## build 54
// fir_filter
module fir_filter
#(
    parameter NUM_ELEMENTS = 7
)
(
    input clk,
    input rst,
    input [ 7 : 0 ] weight_data,
    input [ 2 : 0 ] weight_idx,
    input weight_valid,
    output weight_ready,
    input [ 7 : 0 ] input_data,
    input input_valid,
    output input_ready,
    output [ 15 : 0 ] output_data,
    input output_ready,
    output output_valid
);
For scale: roughly 1,900 cells after synthesis, roughly 110 flip-flops, about 19,000 um2 of cells after synthesis.
==> flow/config.mk <==
export PLATFORM = sky130hd
export DESIGN_NAME = fir_filter
export DESIGN_NICKNAME = fir_filter
export VERILOG_FILES = /design/flow/design.v
export SDC_FILE = /design/flow/constraint.sdc
export NUM_CORES = 4
export LEC_CHECK = 0
export CAP_MARGIN = 20
export CORE_ASPECT_RATIO = 0.56
export CORE_MARGIN = 2
export CORE_UTILIZATION = 22
export GPL_TIMING_DRIVEN = 0
export MIN_ROUTING_LAYER = met2
export PLACE_DENSITY_LB_ADDON = 0.05
export SETUP_SLACK_MARGIN = 3.51
export SLEW_MARGIN = 20
==> flow/constraint.sdc <==
create_clock -name core_clock -period 13.0 [get_ports {clk}]
set_input_delay 2.6000 -clock core_clock [delete_from_list [all_inputs] [get_ports {clk}]]
set_output_delay 2.6000 -clock core_clock [all_outputs]
set_load 0.01 [all_outputs]
run.sh (not shown) runs the stock make flow with config.mk's settings and CLKGATE_MAP_FILE=.
Input changes introduced in build 98 (baseline for comparison: build 54):
Settings: removing SETUP_SLACK_MARGIN (formerly 3.51); removing GPL_TIMING_DRIVEN (formerly 0); changing CORE_UTILIZATION from 22 to 40; removing CORE_ASPECT_RATIO (formerly 0.56); removing PLACE_DENSITY_LB_ADDON (formerly 0.05); removing MIN_ROUTING_LAYER (formerly met2).
==> comparison <==
Build 98 gives more critical path data arrival time than build 54 did. Build 98 vs build 54 — cell area reported after detailed placement dropped by a few percent. From build 54 to build 98 the numbers moved as follows: post-CTS setup repair buffer count decreased 101; wire length dropped 34%; met2 routed wirelength went down by 17%. Build 54 → build 98: count of hold buffers inserted by post-cts repair saw little to no change, logic share of the area went up by 5.1 points, ratio of total power to cell area shrank by 16%.
#### Input delta (build 2 over build 98)
Settings: setting CTS_CLUSTER_DIAMETER to 393 for the first time; setting TNS_END_PERCENT to 5 for the first time; setting CORE_ASPECT_RATIO to 0.5 for the first time; setting CTS_CLUSTER_SIZE to 99 for the first time; changing CORE_UTILIZATION from 40 to 65.
==> comparison <==
The total wirelength of the detailed-routed design of build 2 exceeds that of build 98 by 1700 um.
Build 2 vs build 98: first-pass GRT wire length up slightly
When the final numbers for build 2 and build 98 were put side by side, the x dimension of the die turned out to be smaller in build 98.
Diff build 98 -> build 2 | met3 capacity usage during global routing | increase of 5.3 points
Summary — fmax, build 2 relative to build 98: higher, by about 3.7%.
Build 2 ended up with fewer standard cells than build 98.
Summary of build 2 over build 98: share of cell area taken by flip-flops and latches higher, initial antenna violation count did not really move, total length of routed met2 wires went down.
Lower multi-input combinational area share was reported by build 98, not build 2.

* * *

## oak
fir_filter again, from the RTL that the note above started with.
clock: 9.93 ns
lec_check: 0
cap_margin: 20
core_margin: 2
core_utilization: 65
cts_cluster_diameter: 221
setup_slack_margin: 0.26
slew_margin: 20
tns_end_percent: 5
oak: done, clean on timing, DRC and antenna
Relative to oak, the following input files were edited for pine:
Settings: changing CORE_UTILIZATION from 65 to 40; removing SETUP_SLACK_MARGIN (formerly 0.26); removing TNS_END_PERCENT (formerly 5); removing CTS_CLUSTER_DIAMETER (formerly 221); changing the clock period (ns, I/O delays scaled along) from 9.93 to 11.4.
==> results <==
Initial core utilization, oak and pine: lower on pine
[compare] base=oak new=pine: total power after layout now smaller; worst vdd rail ir drop now larger; multiplexer share of the synthesized area comparable; data arrival time of the critical path now larger.
Compared with oak, pine shows pre-CTS worst setup slack higher by 0.73 ns.
pine finished every stage and its layout cleared the timing, design-rule and antenna checks.
Against oak, final routed wirelength across all metal layers in pine fell by a few percent.
Any difference in multi-input logic portion of the cell area between oak and pine is small enough to ignore.
Against oak, cell area in pine fell slightly.
When the final numbers for oak and pine were put side by side, the static leakage turned out to be greater in oak.
Of the two candidates, oak has the worse first-pass GRT wire length and pine the better one.
What birch does differently from pine at the input level:
Settings: CORE_UTILIZATION now 71, was 40; CTS_CLUSTER_DIAMETER now 221, previously not set; the clock period (ns, I/O delays scaled along) now 10.5, was 11.4.
### Flow results
Higher detailed-placement wirelength estimate among pine and birch: pine
birch vs pine, iteration-0 DRC count of the detailed router went up by 171.
birch gives less number of fill cells than pine did.
#### Input delta (maple over birch)
Settings: a change of CORE_UTILIZATION from 71 to 59; an added SETUP_SLACK_MARGIN of 0.26.
==> results <==
- birch -> maple: compound-gate portion of the synthesized area delta 0, exact match
- Looking at average detailed-routed wire length per instance, maple sits 0.28 µm higher than birch does.
- Looking only at clock power share, and setting everything else aside, the lower value of maple and birch goes to maple.
- birch → maple: sum of net half-perimeters after detailed placement up about 5%; worst hold slack up 0.0075 ns; antenna violation net count after detailed routing flat.
- Last element of the critical path = output_data[15]: maple; last element of the critical path = output_data[14]: birch
- The maximum number of pins on one net before global-route repair in maple is 0.79 times that in birch.
- Diff birch -> maple: synthesis-to-layout area growth +0.91 points, wire length +4.7%.

* * *

Setup of run 1:
fir_filter again, from the RTL that the note above started with.
make LEC_CHECK=0 CAP_MARGIN=10 CORE_MARGIN=2 CORE_UTILIZATION=72 CTS_CLUSTER_DIAMETER=42 CTS_CLUSTER_SIZE=81 HOLD_SLACK_MARGIN=-0.09 MAX_ROUTING_LAYER=met4 PLACE_DENSITY=0.35 SETUP_SLACK_MARGIN=2.24 SLEW_MARGIN=20 TNS_END_PERCENT=5 finish   # period 8.32 ns
Complete run, failing final checks: run 1, reason negative setup slack.
## Diff of input files: run 2 against run 1
- removing TNS_END_PERCENT (formerly 5)
- removing SETUP_SLACK_MARGIN (formerly 2.24)
- removing CTS_CLUSTER_SIZE (formerly 81)
- removing HOLD_SLACK_MARGIN (formerly -0.09)
- removing MAX_ROUTING_LAYER (formerly met4)
- removing CTS_CLUSTER_DIAMETER (formerly 42)
- removing PLACE_DENSITY (formerly 0.35)
- setting ABC_AREA to 1 for the first time
- changing CAP_MARGIN from 10 to 20
- changing the clock period (ns, I/O delays scaled along) from 8.32 to 11.5
Findings:
- Run 2 went all the way through the flow, and no timing, DRC or antenna check failed.
- Compared with run 1, in run 2 length of routed met3 wiring fell about 18%, die span in y rose about 3%, placement-stage worst setup slack rose 2.33 ns, pin count of the biggest net entering global routing rose 55%, cell area fell about 4.4%.
What run 3 does differently from run 2 at the input level:
- setting CTS_CLUSTER_SIZE to 100 for the first time
- setting CTS_CLUSTER_DIAMETER to 400 for the first time
- changing the clock period (ns, I/O delays scaled along) from 11.5 to 7.34
[summary]
Run 2: full flow OK, the timing, design-rule and antenna checks passed
Status run 3: flow complete, layout not clean - negative setup slack
NOTE HPWL after detailed placement run 2->run 3 increased by a little under 10%
In the final reports, the cell area of run 3 is larger than that of run 2.
Relative to run 2, clock buffer instance count of the final layout increased by 1 in run 3.
Input changes introduced in run 4 (baseline for comparison: run 3):
- a change of CORE_UTILIZATION from 72 to 40
- an added SETUP_SLACK_MARGIN of 2.89
- a deleted ABC_AREA that had been 1
- a deleted CTS_CLUSTER_DIAMETER that had been 400
- a deleted CTS_CLUSTER_SIZE that had been 100
- a change of the clock period (ns, I/O delays scaled along) from 7.34 to 11.4
Findings:
Summary — sequential power, run 4 relative to run 3: lower, by about 35%.
Taking run 3 as the reference, in run 4 depth of the worst register-to-register path went down 2, synthesized netlist cell count went down 549, sum of net half-perimeters after detailed placement went down 3.2 mm.
The total core area of run 4 is higher than that of run 3.
[flow] run 3 | stages: complete | final checks: fail | reason: negative setup slack
Run 4 finished every step from synthesis to the final layout, and the layout passed the timing, design-rule and antenna checks.
Wire: run 4 routes less than run 3
Synthesized chip area reported by yosys: run 4 lower than run 3
Run 4 vs. run 3: power moved down, simple logic cell fraction of the synthesized area moved up, area after detailed placement moved down.

* * *

Starting RTL as in the previous note.
Settings: LEC_CHECK=0, CAP_MARGIN=10, CORE_MARGIN=2, CORE_UTILIZATION=72, CTS_CLUSTER_DIAMETER=42, CTS_CLUSTER_SIZE=96, HOLD_SLACK_MARGIN=-0.09, MAX_ROUTING_LAYER=met4, PLACE_DENSITY=0.35, SETUP_SLACK_MARGIN=2.24, SLEW_MARGIN=20, TNS_END_PERCENT=5; clock period 8.32 ns.
The starting point produced a layout that fails on setup timing.
Next try:
==> flow/config.mk (replaced) <==
export PLATFORM = sky130hd
export DESIGN_NAME = fir_filter
export DESIGN_NICKNAME = fir_filter
export VERILOG_FILES = /design/flow/design.v
export SDC_FILE = /design/flow/constraint.sdc
export NUM_CORES = 4
export LEC_CHECK = 0
export CAP_MARGIN = 20
export CORE_MARGIN = 2
export CORE_UTILIZATION = 20
export SLEW_MARGIN = 20
==> flow/constraint.sdc (replaced) <==
create_clock -name core_clock -period 11.4 [get_ports {clk}]
set_input_delay 2.2800 -clock core_clock [delete_from_list [all_inputs] [get_ports {clk}]]
set_output_delay 2.2800 -clock core_clock [all_outputs]
set_load 0.01 [all_outputs]
Effect: With this change the flow went through all stages and came out clean. Core utilization fell by 62 points. Hold slack is better by 0.069 ns. Total power fell by 35%. Via count fell by 10%. Global-route usage fell by 29 points. Final cell count rose by 31%. Register-to-register slack is better by 3.1 ns. Die area rose to 3.5 times its value. Non-clock buffer count fell by 184.
Next try:
--- a/flow/config.mk
+++ b/flow/config.mk
@@ -8,4 +8,6 @@
 export CAP_MARGIN = 20
 export CORE_MARGIN = 2
-export CORE_UTILIZATION = 20
+export CORE_UTILIZATION = 50
+export CTS_CLUSTER_DIAMETER = 244
+export CTS_CLUSTER_SIZE = 93
 export SLEW_MARGIN = 20
==> flow/constraint.sdc (replaced) <==
create_clock -name core_clock -period 11.2 [get_ports {clk}]
set_input_delay 2.2400 -clock core_clock [delete_from_list [all_inputs] [get_ports {clk}]]
set_output_delay 2.2400 -clock core_clock [all_outputs]
set_load 0.01 [all_outputs]
What happened: Final area drops by a few percent. Sequential cell count is unchanged. First-iteration DRC count rises by a quarter to a third. Final cell count came out lower by a quarter to a third.
Next try:
--- a/flow/config.mk
+++ b/flow/config.mk
@@ -6,8 +6,9 @@
 export NUM_CORES = 4
 export LEC_CHECK = 0
+export ABC_AREA = 1
 export CAP_MARGIN = 20
 export CORE_MARGIN = 2
-export CORE_UTILIZATION = 50
-export CTS_CLUSTER_DIAMETER = 244
-export CTS_CLUSTER_SIZE = 93
+export CORE_UTILIZATION = 72
+export CTS_CLUSTER_DIAMETER = 400
+export CTS_CLUSTER_SIZE = 98
 export SLEW_MARGIN = 20
==> flow/constraint.sdc (replaced) <==
create_clock -name core_clock -period 8.78 [get_ports {clk}]
set_input_delay 1.7560 -clock core_clock [delete_from_list [all_inputs] [get_ports {clk}]]
set_output_delay 1.7560 -clock core_clock [all_outputs]
set_load 0.01 [all_outputs]
With this change the flow reached the layout checks and failed them: setup timing.
Design area increases by 14%.
Hold slack degrades by 0.0079 ns.
Core utilization increases by 30 points.
Via count increases by 30%.
Final cell count increases by 22%.
Area after synthesis increases by 6.0%.
Die size decreases by 26%.
Global-route usage increases by 14 points.
Clock skew increases by 0.0075 ns.
Setup slack degrades by 0.75 ns.
Next try:
--- a/flow/config.mk
+++ b/flow/config.mk
@@ -6,9 +6,9 @@
 export NUM_CORES = 4
 export LEC_CHECK = 0
-export ABC_AREA = 1
 export CAP_MARGIN = 20
 export CORE_MARGIN = 2
-export CORE_UTILIZATION = 72
-export CTS_CLUSTER_DIAMETER = 400
+export CORE_UTILIZATION = 40
+export CTS_CLUSTER_DIAMETER = 282
 export CTS_CLUSTER_SIZE = 98
+export PLACE_DENSITY = 0.41
 export SLEW_MARGIN = 20
==> flow/constraint.sdc (replaced) <==
create_clock -name core_clock -period 13.0 [get_ports {clk}]
set_input_delay 2.6000 -clock core_clock [delete_from_list [all_inputs] [get_ports {clk}]]
set_output_delay 2.6000 -clock core_clock [all_outputs]
set_load 0.01 [all_outputs]
Result: With this change the flow ran to the end with no violations; worst setup slack improved by 2.1 ns; wire length drops by 4.7%; die area grows by 68%; sequential power drops by 30%; via count went down by 24%; clock-buffer cell count rose by 1; utilization shrinks by 41 points; power went down by 57%; design area goes down by 12%.

* * *

## job 1726
The RTL this note starts from:
==> flow/design.v <==
`timescale 1ns / 1ps
module fir_filter
#(
    parameter NUM_ELEMENTS = 7
)
(
    input clk,
    input rst,
    input [ 7 : 0 ] weight_data,
    input [ 2 : 0 ] weight_idx,
    input weight_valid,
    output weight_ready,
    input [ 7 : 0 ] input_data,
    input input_valid,
    output input_ready,
    output [ 15 : 0 ] output_data,
    input output_ready,
    output output_valid
);
    assign weight_ready = 1;
    assign input_ready = 1;
    assign output_valid = 1;
    reg [7:0] weights [NUM_ELEMENTS-1:0];
    reg [7:0] values [NUM_ELEMENTS-1:0];
    integer i;
    always@(posedge clk)begin
        if (rst)begin
            for (i = 0; i< NUM_ELEMENTS; i = i+1)
                weights[i] = 0;
        end else if (weight_valid)
            weights[weight_idx] = weight_data;
        for (i = NUM_ELEMENTS-1; i> 0; i=i-1)begin
            values[i] <= rst?0:values[i-1];
        end
        values[0] <= rst?0:input_data;
    end
    wire [15:0] intermediate_sums [NUM_ELEMENTS-1:0];
    assign output_data = intermediate_sums[NUM_ELEMENTS-1];  
    generate
        genvar j;
        for (j = 0; j<NUM_ELEMENTS; j=j+1)begin:summation
            assign intermediate_sums[j] = (j?intermediate_sums[j-1]:0) + values[j]*weights[j];
        end
    endgenerate
endmodule
make LEC_CHECK=0 ABC_AREA=1 CAP_MARGIN=5 CELL_PAD_IN_SITES_GLOBAL_PLACEMENT=3 CORE_ASPECT_RATIO=0.53 CORE_MARGIN=7 CORE_UTILIZATION=39 CTS_CLUSTER_DIAMETER=276 GPL_ROUTABILITY_DRIVEN=1 GPL_TIMING_DRIVEN=0 HOLD_SLACK_MARGIN=0.14 MIN_ROUTING_LAYER=met2 PLACE_DENSITY=0.82 SETUP_SLACK_MARGIN=-1.32 SLEW_MARGIN=20 TNS_END_PERCENT=10 finish   # period 20.3 ns
Job 1726 reached the final stage; the timing, design-rule and antenna checks on its layout passed.
## Diff of input files: job 7217 against job 1726
Settings: TNS_END_PERCENT no longer set, was 10; CORE_UTILIZATION now 40, was 39; CAP_MARGIN now 20, was 5; HOLD_SLACK_MARGIN no longer set, was 0.14; CELL_PAD_IN_SITES_GLOBAL_PLACEMENT no longer set, was 3; CORE_MARGIN now 2, was 7; PLACE_DENSITY no longer set, was 0.82; CORE_ASPECT_RATIO now 0.56, was 0.53; GPL_ROUTABILITY_DRIVEN no longer set, was 1; ABC_AREA no longer set, was 1; MIN_ROUTING_LAYER no longer set, was met2; CTS_CLUSTER_DIAMETER no longer set, was 276; SETUP_SLACK_MARGIN now 3.51, was -1.32; the clock period (ns, I/O delays scaled along) now 13.0, was 20.3.
## What came out
Critical path depth in job 7217 is 8.0% lower than in job 1726. Relative to job 1726, the internal power of the cells measured on job 7217 has increased by more than half. On data arrival time of the critical path, the lower figure sits with job 7217, not job 1726.
The inputs of job 5961 differ from those of job 7217 as listed below.
Settings: GPL_TIMING_DRIVEN removed (was 0); CORE_ASPECT_RATIO changed from 0.56 to 0.5; SETUP_SLACK_MARGIN removed (was 3.51); CTS_CLUSTER_DIAMETER newly set to 274; CTS_CLUSTER_SIZE newly set to 100.
==> results <==
Compared with job 7217, job 5961 shows final critical-path share of the clock period higher by 7.2 points.
Summary of job 5961 over job 7217: arrival time of data at the critical path endpoint rose 0.94 ns; final wirelength went down.
Compared with job 7217, in job 5961 met2 routing resource usage after global routing went up by 1.4 points, net switching share of the total power went down by 2.6 points, number of setup buffers added after CTS went down by 65, final cell count went down by 92, maximum frequency went down by about 8%.
[inputs] job 8956 vs job 5961
Settings: CTS_CLUSTER_DIAMETER changed from 274 to 393; CORE_UTILIZATION changed from 40 to 57; SETUP_SLACK_MARGIN newly set to 2.3; TNS_END_PERCENT newly set to 5; CORE_ASPECT_RATIO changed from 0.5 to 1.06.
[summary]
Job 8956 vs. job 5961: design area went down 160 um2; combinational power share +0.3 points; number of non-clock buffers shows an increase of 15%; final-layout fill cell count now smaller; total power now larger. Job 5961 → job 8956: sequential share of power has decreased, register-to-register slack has increased. The utilization number comes out lower for job 5961 vs job 8956. Having completed the whole flow, job 8956 delivered a layout that passed the timing, design-rule and antenna checks.
What job 6877 does differently from job 8956 at the input level:
Settings: SETUP_SLACK_MARGIN changed from 2.3 to 3.89; CORE_UTILIZATION changed from 57 to 40; ABC_AREA newly set to 1.
[summary]
- Comparing worst-margin pin slew for job 6877 and job 8956, the bigger number came from job 6877.
- Layout filler cell count grows by more than half when moving from job 8956 to job 6877.
- In job 6877 relative to job 8956, routed wire length had gone up by a few percent.
- Summary of the comparison: global-route wire length before repair is higher in job 6877, relative to job 8956.
Power and IR drop assume default switching activity.
